==> v8 <==
==> flow/design.v <==
module alu_top(clk, a, b, op, out, carry_out, over_flow, zero);
input clk;
input [31:0] a, b;
input [2:0] op;
output reg [31:0] out;
output reg carry_out, over_flow, zero;
reg [31:0] a_r, b_r;
reg [2:0] op_r;
wire [31:0] alu_out;
wire alu_carry_out, alu_over_flow, alu_zero;
ALU alu_core(a_r, b_r, op_r, alu_out, alu_carry_out, alu_over_flow, alu_zero);
always @(posedge clk) begin
	a_r <= a;
	b_r <= b;
	op_r <= op;
	out <= alu_out;
	carry_out <= alu_carry_out;
	over_flow <= alu_over_flow;
	zero <= alu_zero;
end
endmodule

module xorgate(a, b, out);
output[31:0] out;
input wire[31:0] a, b;
generate  
genvar index;
for (index = 0; index<32; index = index + 1)
	begin: xorgen
		xor xor1(out[index], a[index], b[index]);
	end
endgenerate
endmodule
module andgate(a, b, out);
output[31:0] out;
input[31:0] a, b;
generate  
genvar index;
for (index = 0; index<32; index = index + 1)
	begin: andgen
		and and1(out[index], a[index], b[index]);  
	end
endgenerate
endmodule
module orgate(a, b, out);
output[31:0] out;
input[31:0] a, b;
generate  
genvar index;
for (index = 0; index<32; index = index + 1)
	begin: orgen
		or or1(out[index], a[index], b[index]);
	end
endgenerate
endmodule
module adder(sum, carryout, a, b, carryin);
output sum, carryout;
input a, b, carryin;
xor sumbit(sum, a, b, carryin);
and bc(b_c, b, carryin);
and ac(a_c, a, carryin);
and ab(a_b, a, b);
or cout(carryout, b_c, a_c, a_b);
endmodule
module adder32Bit(addo, carryout, over_flow, A, B, carry_in);
output[31:0] addo;  
output carryout;  
output over_flow;  
input[31:0] A;  
input[31:0] B;  
input carry_in;
wire[31:0] carry_oarray;
adder adder_init (addo[0], carry_oarray[0], A[0], B[0], carry_in);
adder adder1 (addo[1], carry_oarray[1], A[1], B[1], carry_oarray[0]);
generate  
genvar index;
for (index = 2; index<32; index = index + 1)
	begin: add32b
	adder addergen (addo[index], carry_oarray[index], A[index], B[index], carry_oarray[index-1]);
	end
endgenerate
assign carryout = carry_oarray[31];
wire abxor, abcoutxor;
xor xor1(abxor, A[31], B[31]);
xor xor2(abcoutxor, carryout, abxor);
xor xor3(over_flow, addo[31], abcoutxor);
endmodule 
module slt(sum, overflow, slto);
input[31:0] sum;
input overflow;
output slto;
xor slt_xor(slto, sum[31], overflow);
endmodule
module structuralMultiplexer(out, mux_command, ando, oro, xoro, addo, slto);
output[31:0] out;
input[2:0] mux_command;  
input[31:0] ando;  
input[31:0] oro;  
input[31:0] xoro;  
input[31:0] addo;  
input slto;  
wire[2:0] inv_command;
wire[31:0] enableand, enableor, enablexor, enableadd;  
wire enableslt;  
not notCommand0(inv_command[0], mux_command[0]);  
not notCommand1(inv_command[1], mux_command[1]);
not notCommand2(inv_command[2], mux_command[2]);
and slt_and(enableslt, slto, inv_command[2], mux_command[1], inv_command[0]);
generate
genvar index;
for (index = 0; index<32; index = index + 1)
	begin: muxgen 
		and ando_and(enableand[index], ando[index], inv_command[2], mux_command[1], mux_command[0]);  
		and oro_and(enableor[index], oro[index], mux_command[2], inv_command[1], inv_command[0]);  
		and xoro_and(enablexor[index], xoro[index], inv_command[2], inv_command[1], mux_command[0]);  
		and addo_and(enableadd[index], addo[index], inv_command[2], inv_command[1], inv_command[0]);  
		or or1(out[index], enableand[index],  enableor[index], enablexor[index], enableadd[index], enableslt);  
	end
endgenerate
endmodule
module LUT(mux_command, a_inv, b_inv, carry_in, allow_overflow, addr);
output reg[2:0] mux_command;
output reg a_inv;
output reg b_inv;
output reg carry_in;
output reg allow_overflow;
input[2:0] addr;
always @ (addr) begin
	case(addr)
	3'd0: begin mux_command = 3'b000; a_inv = 0; b_inv = 0; carry_in = 0; allow_overflow = 1; end  
	3'd1: begin mux_command = 3'b000; a_inv = 0; b_inv = 1; carry_in = 1; allow_overflow = 1; end  
	3'd2: begin mux_command = 3'b001; a_inv = 0; b_inv = 0; carry_in = 0; allow_overflow = 1; end  
	3'd3: begin mux_command = 3'b010; a_inv = 0; b_inv = 1; carry_in = 1; allow_overflow = 0; end  
	3'd4: begin mux_command = 3'b011; a_inv = 0; b_inv = 0; carry_in = 0; allow_overflow = 1; end  
	3'd6: begin mux_command = 3'b011; a_inv = 1; b_inv = 1; carry_in = 0; allow_overflow = 1; end  
	3'd7: begin mux_command = 3'b100; a_inv = 0; b_inv = 0; carry_in = 0; allow_overflow = 1; end  
	3'd5: begin mux_command = 3'b100; a_inv = 1; b_inv = 1; carry_in = 0; allow_overflow = 1; end  
default: $display("Please check inputs");
endcase
end
endmodule
module ALU(a, b, addr, out, carry_out, over_flow, zero);
input[31:0] a, b;
input[2:0] addr;  
output[31:0] out;
output carry_out, over_flow, zero;
wire carry_in, b_inv;  
wire a_inv, allow_overflow;  
wire[2:0] mux_command;
wire[31:0] A, B;  
wire[31:0] addo, xoro, ando, oro;
wire slto;
LUT lookuptable(mux_command, a_inv, b_inv, carry_in, allow_overflow, addr);
generate
genvar index;
for (index = 0; index<32; index = index + 1)
	begin: abinv_gen
		xor a_invgen(A[index], a[index], a_inv);  
		xor b_invgen(B[index], b[index], b_inv);  
	end
endgenerate
andgate and_gate(A, B, ando);  
orgate or_gate(A, B, oro);  
xorgate xor_gate(A, B, xoro);  
adder32Bit add_gate(addo, carry_out, over_flow, A, B, carry_in);  
slt slt_gate(addo, over_flow, slto);
and allowoverflow_and(overflow, over_flow, allow_overflow);
structuralMultiplexer mux_structure(out, mux_command, ando, oro, xoro, addo, slto);
wire[31:0] equal;
generate  
genvar index1;
for (index1 = 0; index1 <32; index1 = index1+1)begin
                nor nor1(equal[index1], out[index1], 0);
end
endgenerate
and and1(zero, equal[0], equal[1], equal[2], equal[3],equal[4],equal[5],equal[6],equal[7],equal[8],equal[9],equal[10],equal[11],equal[12],equal[13],equal[14],equal[15],equal[16],equal[17],equal[18],equal[19],equal[20],equal[21],equal[22],equal[23],equal[24],equal[25],equal[26],equal[27],equal[28],equal[29],equal[30],equal[31]);
endmodule
==> flow/run.sh <==
#!/bin/bash
# the make line also repeats each setting of config.mk as NAME=value (left out here)
make -C /OpenROAD-flow-scripts/flow DESIGN_CONFIG=/design/flow/config.mk WORK_HOME=/design/flow/orfs CLKGATE_MAP_FILE= finish
==> flow/config.mk <==
export PLATFORM = sky130hd
export DESIGN_NAME = alu_top
export DESIGN_NICKNAME = alu_top
export VERILOG_FILES = /design/flow/design.v
export SDC_FILE = /design/flow/constraint.sdc
export NUM_CORES = 4
export LEC_CHECK = 0
export ABC_AREA = 0
export CAP_MARGIN = 20
export CELL_PAD_IN_SITES_DETAIL_PLACEMENT = 0
export CELL_PAD_IN_SITES_GLOBAL_PLACEMENT = 0
export CORE_ASPECT_RATIO = 1.76
export CORE_MARGIN = 8
export CORE_UTILIZATION = 54
export CTS_CLUSTER_DIAMETER = 397
export CTS_CLUSTER_SIZE = 20
export GPL_ROUTABILITY_DRIVEN = 0
export MAX_ROUTING_LAYER = met4
export PLACE_DENSITY = 0.35
export SETUP_SLACK_MARGIN = -0.23
export SLEW_MARGIN = 20
export TNS_END_PERCENT = 50
==> flow/constraint.sdc <==
create_clock -name core_clock -period 14.1 [get_ports {clk}]
set_input_delay 2.8200 -clock core_clock [delete_from_list [all_inputs] [get_ports {clk}]]
set_output_delay 2.8200 -clock core_clock [all_outputs]
set_load 0.01 [all_outputs]
==> v2 (differences from v8) <==
Settings changed: ABC_AREA 0 to 1, CELL_PAD_IN_SITES_DETAIL_PLACEMENT 0 to 2, CELL_PAD_IN_SITES_GLOBAL_PLACEMENT 0 to 3, CORE_UTILIZATION 54 to 36, CTS_CLUSTER_SIZE 20 to 85, HOLD_SLACK_MARGIN from default to 0.06, PLACE_DENSITY 0.35 to default, PLACE_DENSITY_LB_ADDON from default to 0.27, SETUP_SLACK_MARGIN -0.23 to 2.5, SLEW_MARGIN 20 to 35.
==> v16 (differences from v8) <==
Settings changed: ABC_AREA 0 to default, CELL_PAD_IN_SITES_DETAIL_PLACEMENT 0 to default, CELL_PAD_IN_SITES_GLOBAL_PLACEMENT 0 to default, CORE_ASPECT_RATIO 1.76 to default, CORE_MARGIN 8 to 2, CORE_UTILIZATION 54 to 59, CTS_CLUSTER_DIAMETER 397 to default, CTS_CLUSTER_SIZE 20 to default, GPL_ROUTABILITY_DRIVEN 0 to default, MAX_ROUTING_LAYER met4 to default, PLACE_DENSITY 0.35 to default, SETUP_SLACK_MARGIN -0.23 to default, TNS_END_PERCENT 50 to default.
==> flow/constraint.sdc (replaced) <==
create_clock -name core_clock -period 11.2 [get_ports {clk}]
set_input_delay 2.2400 -clock core_clock [delete_from_list [all_inputs] [get_ports {clk}]]
set_output_delay 2.2400 -clock core_clock [all_outputs]
set_load 0.01 [all_outputs]
==> impl_metrics.ini <==
; flow metrics
[pwr]
p_comb_w = 0.000489
ir_drop_v = 0.0000958

[run_status]
status = no timing/DRC/antenna violations

[final_timing]
hold_ws_ns = 0.870

[finish]
utilization = 0.705

[grt]
grtUsageTotal = 0.228

[critical_path]
slowest_delay_ns = 0.50

[die]
chip_area_mm2 = 0.0152

[placed_design]
dpl_cell_area_mm2 = 0.00758

[worst_hold_path]
holdPathStages = 4

[clock_tree]
clkLatencyLatePin_ns = 0.35
The numbers above come from v8.

==> impl_metrics.ini <==
; flow metrics
[pwr]
p_comb_w = 0.000639

[final_timing]
fin_ws_ns = -2.08
finalSetupViolations = 35

[grt]
grtUsageTotal = 0.310

[run_status]
status = failed layout checks
so_faults = negative setup slack

[critical_path]
slowest_delay_ns = 0.43

[finish]
utilization = 0.785
The numbers above come from v16.

==> impl_metrics.ini <==
; flow metrics
[run_status]
status = no timing/DRC/antenna violations

[grt]
met2_usage = 0.399
grtUsageTotal = 0.207

[pwr]
ir_drop_v = 0.0000534
p_comb_w = 0.000456

[clock_tree]
clkLatencyLatePin_ns = 0.35

[die]
chip_area_mm2 = 0.0211

[critical_path]
slowest_delay_ns = 0.38

[finish]
utilization = 0.479

[placed_design]
dpl_cell_area_mm2 = 0.00724

[worst_hold_path]
holdPathStages = 3
The numbers above come from v2.

